== JK ==
Design testSlave, start of the top module:
module testSlave(input clk, input reset,
    input  S_AXI_RREADY,
    output S_AXI_RVALID,
    output[5:0] S_AXI_RID,
    output[31:0] S_AXI_RDATA,
    output[1:0] S_AXI_RRESP,
    output S_AXI_RLAST,
    output S_AXI_ARREADY,
    input  S_AXI_ARVALID,
    input [5:0] S_AXI_ARID,
    input [5:0] S_AXI_ARADDR,
    input [7:0] S_AXI_ARLEN,
    input [2:0] S_AXI_ARSIZE,
    input [1:0] S_AXI_ARBURST,
    output S_AXI_WREADY,
    input  S_AXI_WVALID,
    input [31:0] S_AXI_WDATA,
    input [3:0] S_AXI_WSTRB,
    input  S_AXI_WLAST,
    output S_AXI_AWREADY,
    input  S_AXI_AWVALID,
    input [5:0] S_AXI_AWID,
    input [5:0] S_AXI_AWADDR,
    input [7:0] S_AXI_AWLEN,
    input [2:0] S_AXI_AWSIZE,
    input [1:0] S_AXI_AWBURST,
    input  S_AXI_BREADY,
    output S_AXI_BVALID,
    output[5:0] S_AXI_BID,
    output[1:0] S_AXI_BRESP
);
  reg [1:0] axi_bresp;
  wire[1:0] T0;
  wire[1:0] T1;
  wire T2;
  wire T3;
  wire T4;
  wire T5;
  wire T6;
  reg  axi_bvalid;
  wire T7;
  wire T8;
  wire T9;
  wire T10;
  wire T11;
  wire T12;
  wire T13;
  wire T14;
  wire T15;
  reg  axi_wready;
  wire T16;
  wire T17;
  wire T18;
  wire T19;
  wire T20;
  wire T21;
  wire T22;
  wire T23;
  wire T24;
  wire T25;
  wire T26;
  wire T27;
  wire T28;
  reg  axi_awv_awr_flag;
  wire T29;
  wire T30;
  wire T31;
  wire T32;
  wire T33;
  wire T34;
  wire T35;
  reg  axi_arv_arr_flag;
  wire T36;
  wire T37;
  wire T38;
  wire T39;
  wire T40;
  wire T41;
  wire T42;
  wire T43;
  wire T44;
  wire T45;
  wire T46;
  reg  axi_arready;
  wire T47;
  wire T48;
  wire T49;
  wire T50;
  wire T51;
  wire T52;
  wire T53;
  wire T54;
  reg [7:0] axi_arlen;
  wire[7:0] T55;
  wire[7:0] T56;
  wire T57;
  wire T58;
  wire T59;
  wire T60;
  wire T61;
  wire T62;
  wire T63;
  reg [7:0] axi_arlen_cntr;
  wire[7:0] T64;
  wire[7:0] T65;
  wire[7:0] T66;
  wire[7:0] T67;
  wire T68;
  wire T69;
  wire T70;
  wire T71;
  reg  axi_rvalid;
  wire T72;
  wire T73;
  wire T74;
  wire T75;
  wire T76;
  wire T77;
  wire T78;
  wire T79;
  wire T80;
  wire T81;
  wire T82;
  wire T83;
  wire T84;
  wire T85;
  wire T86;
  wire T87;
  wire T88;
  wire T89;
  wire T90;
  wire T91;
  wire T92;
  wire T93;
  ...
Size: roughly 600 flip-flops, ~150 I/O pins, ~26000 µm² of cells after synthesis.
clock: 3.25 ns
lec_check: 0
cap_margin: 20
core_margin: 2
core_utilization: 45
setup_slack_margin: 0.6
slew_margin: 20
tns_end_percent: 5
run.sh (not shown) runs the stock make flow with config.mk's settings and CLKGATE_MAP_FILE=.
JK completed every stage of the flow, and the final layout passed the timing, DRC and antenna checks.
Input-level comparison between MS and JK:
Settings: swapping 0.6 for 0.4 in SETUP_SLACK_MARGIN; clearing TNS_END_PERCENT, which used to be 5; swapping 45 for 65 in CORE_UTILIZATION; swapping 3.25 for 2.39 in the clock period (ns, I/O delays scaled along).
Results
JK -> MS: final instance area increased by a little under 10%
MS vs. JK: sum of internal, switching and leakage power moved up; detailed-route via count moved up; number of core rows moved down; share of power burned in combinational logic moved up.
Measured against each other, MS and JK differ in final setup slack of the worst path, the higher figure coming from JK.
Per the comparison of MS with JK, number of buffers added for setup after CTS now sits higher, logic depth of the worst path, buffers included now sits higher, worst slack after detailed placement now sits lower, met3 routing resource usage after global routing now sits higher.
Changes in AL relative to MS:
Settings: a change of CORE_UTILIZATION from 65 to 58; a change of SETUP_SLACK_MARGIN from 0.4 to 0.6; a change of the clock period (ns, I/O delays scaled along) from 2.39 to 3.32.
--- outcome ---
Side by side, global routing usage on met3 turned out lower in AL than in MS. On max-capacitance violation count, AL tracks MS almost exactly. The launch point of the critical path comes out axi_araddr[3]$_DFFE_PP_ in one run and axi_araddr[2]$_DFFE_PP_ in the other, namely in AL and MS respectively. Relative to MS, area enclosed by the die boundary has gone up in AL. Number of standard cells in the final layout excluding fillers was higher in the run labelled MS.

========
testSlave again, from the RTL that the note above started with.
export LEC_CHECK = 0
export CAP_MARGIN = 20
export CORE_MARGIN = 2
export CORE_UTILIZATION = 40
export GPL_ROUTABILITY_DRIVEN = 0
export MAX_ROUTING_LAYER = met4
export PLACE_DENSITY = 0.6
export SLEW_MARGIN = 20
create_clock -name core_clock -period 3.6 [get_ports {clk}]
The first run finished clean.
Then changed:
--- a/flow/config.mk
+++ b/flow/config.mk
@@ -8,7 +8,4 @@
 export CAP_MARGIN = 20
 export CORE_MARGIN = 2
-export CORE_UTILIZATION = 40
-export GPL_ROUTABILITY_DRIVEN = 0
-export MAX_ROUTING_LAYER = met4
-export PLACE_DENSITY = 0.6
+export CORE_UTILIZATION = 58
 export SLEW_MARGIN = 20
==> flow/constraint.sdc (replaced) <==
create_clock -name core_clock -period 1.98 [get_ports {clk}]
set_input_delay 0.3960 -clock core_clock [delete_from_list [all_inputs] [get_ports {clk}]]
set_output_delay 0.3960 -clock core_clock [all_outputs]
set_load 0.01 [all_outputs]
Effect: With this change the flow finished but failed the layout checks on setup timing. Utilization climbs by 28 points. Cell area climbs by roughly a tenth. Clock skew stays flat. Hold slack loses 0.40 ns. Routed wire length climbs by a few percent. Flip-flop count is unchanged. Synthesized area is unchanged.
Then changed:
--- a/flow/config.mk
+++ b/flow/config.mk
@@ -8,4 +8,6 @@
 export CAP_MARGIN = 20
 export CORE_MARGIN = 2
-export CORE_UTILIZATION = 58
+export CORE_UTILIZATION = 72
+export CTS_CLUSTER_SIZE = 41
+export PLACE_DENSITY = 0.65
 export SLEW_MARGIN = 20
==> flow/constraint.sdc (replaced) <==
create_clock -name core_clock -period 1.67 [get_ports {clk}]
set_input_delay 0.3340 -clock core_clock [delete_from_list [all_inputs] [get_ports {clk}]]
set_output_delay 0.3340 -clock core_clock [all_outputs]
set_load 0.01 [all_outputs]
Effect:
- The changed run ran to the end with violations: setup timing
- die size goes down by 19%
- core utilization went up by 22 points
- total power increases by 26%
- register-to-register slack gets worse by 0.83 ns
- first-iteration DRC count came out higher by 120%
Power and IR drop assume default switching activity.
